Setup of run 1:
## cordicMagPh
module cordicMagPh
   #(parameter integer N        = 13,  
     parameter integer XY_WIDTH = 18)  
    (input  wire                           clk,
     input  wire                           reset,    
     input  wire                           st,       
     input  wire signed [XY_WIDTH - 1 : 0] xin,      
     input  wire signed [XY_WIDTH - 1 : 0] yin,      
     output reg                            rdy,      
     output wire        [XY_WIDTH - 1 : 0] mag,      
     output wire signed [XY_WIDTH + 1 : 0] ph);      
    localparam integer N_WIDTH = $clog2(N);
    reg signed [XY_WIDTH + 1 : 0] x, y, z;
    reg        [N_WIDTH  - 1 : 0] ni;       
    reg                           qrt;      
    wire signed [XY_WIDTH + 1 : 0] xShift, yShift;
    wire        [XY_WIDTH - 2 : 0] atan;
    reg  signed [XY_WIDTH + 1 : 0] zCnv;
    reg          [XY_WIDTH : 0] a;
    reg  [2 * XY_WIDTH - 1 : 0] r;
    localparam [1 : 0] ST0 = 2'd0, ST1 = 2'd1, ST2 = 2'd2, ST3 = 2'd3;
    reg [1 : 0] state;
    localparam integer PKG_WIDTH = XY_WIDTH + 1;
    function [63:0] atanLUTlong;
        input integer i;
        begin
            case (i)
                0: atanLUTlong = 64'd2305843009213693952;
                1: atanLUTlong = 64'd1361218612134873344;
                2: atanLUTlong = 64'd719230530580881024;
                3: atanLUTlong = 64'd365092647525521984;
                4: atanLUTlong = 64'd183254791493294816;
                5: atanLUTlong = 64'd91716730292036224;
                6: atanLUTlong = 64'd45869556482713136;
                7: atanLUTlong = 64'd22936177926750896;
                8: atanLUTlong = 64'd11468263948075832;
                9: atanLUTlong = 64'd5734153847876408;
                10: atanLUTlong = 64'd2867079658191484;
                11: atanLUTlong = 64'd1433540170878135;
                12: atanLUTlong = 64'd716770128161890;
                13: atanLUTlong = 64'd358385069421298;
                14: atanLUTlong = 64'd179192535378193;
  ...
Size in the first run: roughly 2400 cells after synthesis, roughly 0.019 sq mm of cells after synthesis.
clock: 5.82 ns
lec_check: 0
cap_margin: 0
core_aspect_ratio: 0.83
core_margin: 2
core_utilization: 72
cts_cluster_size: 83
gpl_timing_driven: 1
place_density_lb_addon: 0.06
slew_margin: 0
tns_end_percent: 5
run.sh (not shown) runs the stock make flow with config.mk's settings and CLKGATE_MAP_FILE=.
Finished, but not clean: run 1, with negative setup slack.
## Diff of input files: run 2 against run 1
# run 1
export LEC_CHECK = 0
export CAP_MARGIN = 0
export CORE_ASPECT_RATIO = 0.83
export CORE_MARGIN = 2
export CORE_UTILIZATION = 72
export CTS_CLUSTER_SIZE = 83
export GPL_TIMING_DRIVEN = 1
export PLACE_DENSITY_LB_ADDON = 0.06
export SLEW_MARGIN = 0
export TNS_END_PERCENT = 5
create_clock -name core_clock -period 5.82 [get_ports {clk}]
# run 2
export LEC_CHECK = 0
export ABC_AREA = 1
export CAP_MARGIN = 0
export CORE_ASPECT_RATIO = 0.91
export CORE_MARGIN = 2
export CORE_UTILIZATION = 72
export CTS_CLUSTER_DIAMETER = 364
export CTS_CLUSTER_SIZE = 83
export GPL_TIMING_DRIVEN = 1
export HOLD_SLACK_MARGIN = 0.29
export PLACE_DENSITY = 0.77
export SETUP_SLACK_MARGIN = 2.97
export SLEW_MARGIN = 0
create_clock -name core_clock -period 11.4 [get_ports {clk}]
- Status for run 1 and run 2: clean finish in run 2 only
- Layout checks on run 1: not met. Flow itself completed; violations: negative setup slack.
- Final cell count was higher in run 2 than in run 1.
- What run 1 reported for height of the die has to be multiplied by 1.08 to get the figure for run 2.
- Going from run 1 to run 2, top achievable clock speed lost about 13%, via count higher, count of plain and timing-repair buffers fell by about 60%.
- Final routed wire length divided by cell count ended up about 9% lower on run 2 than on run 1.
- The buffer count from post-CTS setup fixing in run 2 sits 5 below the value recorded for run 1.
Relative to run 2, the following input files were edited for run 3:
# run 2
export LEC_CHECK = 0
export ABC_AREA = 1
export CAP_MARGIN = 0
export CORE_ASPECT_RATIO = 0.91
export CORE_MARGIN = 2
export CORE_UTILIZATION = 72
export CTS_CLUSTER_DIAMETER = 364
export CTS_CLUSTER_SIZE = 83
export GPL_TIMING_DRIVEN = 1
export HOLD_SLACK_MARGIN = 0.29
export PLACE_DENSITY = 0.77
export SETUP_SLACK_MARGIN = 2.97
export SLEW_MARGIN = 0
create_clock -name core_clock -period 11.4 [get_ports {clk}]
# run 3
export LEC_CHECK = 0
export CAP_MARGIN = 0
export CORE_ASPECT_RATIO = 1.91
export CORE_MARGIN = 2
export CORE_UTILIZATION = 69
export CTS_CLUSTER_DIAMETER = 266
export CTS_CLUSTER_SIZE = 100
export GPL_TIMING_DRIVEN = 0
export PLACE_DENSITY_LB_ADDON = 0.22
export SLEW_MARGIN = 0
export TNS_END_PERCENT = 5
create_clock -name core_clock -period 11.4 [get_ports {clk}]
==> results <==
- Of run 2 and run 3, only run 2 finishes the flow clean.
- Diff run 2 -> run 3 | placement-stage cell area | decrease of about 4.5%
- The post-synthesis cell area of run 3 was superior to that of run 2.
- Compared with run 2, in run 3 share of cell area taken by muxes after synthesis moved up; mean post-synth cell area rose by about 26%; part of the Yosys area used for sequential elements rose by 0.64 points; standard cell core area saw a decrease.
- Measured against each other, run 3 and run 2 differ in post-synthesis simple-gate area fraction, the lower figure coming from run 3.
- The synthesized cell count of run 3 falls short of that of run 2 by 858.
- Where detailed placer's ending HPWL is concerned, run 2 is better than run 3.
## Diff of input files: run 4 against run 3
# run 3
export LEC_CHECK = 0
export CAP_MARGIN = 0
export CORE_ASPECT_RATIO = 1.91
export CORE_MARGIN = 2
export CORE_UTILIZATION = 69
export CTS_CLUSTER_DIAMETER = 266
export CTS_CLUSTER_SIZE = 100
export GPL_TIMING_DRIVEN = 0
export PLACE_DENSITY_LB_ADDON = 0.22
export SLEW_MARGIN = 0
export TNS_END_PERCENT = 5
create_clock -name core_clock -period 11.4 [get_ports {clk}]
# run 4
export LEC_CHECK = 0
export CAP_MARGIN = 0
export CORE_ASPECT_RATIO = 0.91
export CORE_MARGIN = 2
export CORE_UTILIZATION = 72
export CTS_CLUSTER_DIAMETER = 364
export CTS_CLUSTER_SIZE = 83
export GPL_TIMING_DRIVEN = 1
export PLACE_DENSITY = 0.77
export SETUP_SLACK_MARGIN = 3.28
export SLEW_MARGIN = 0
create_clock -name core_clock -period 11.4 [get_ports {clk}]
--- outcome ---
In summary, run 4 completed successfully, with a layout that passed the timing, DRC and antenna checks.
Diff run 3..run 4 | area share of fa/ha/maj cells after synthesis | unchanged
Run 4 -> run 3: number of buffers added by the clock tree synthesis step flat
HPWL after detailed placement: run 4 better than run 3
In run 4, the weighted congestion at the end of routability-driven global placement came out about 9% below the value in run 3.
Area fraction in compound gates came out exactly the same in run 3 and run 4.
The run showing the smaller cell total after placement is run 4.
On run 4: post-cts gate resize count is 2 higher than what run 3 gave.
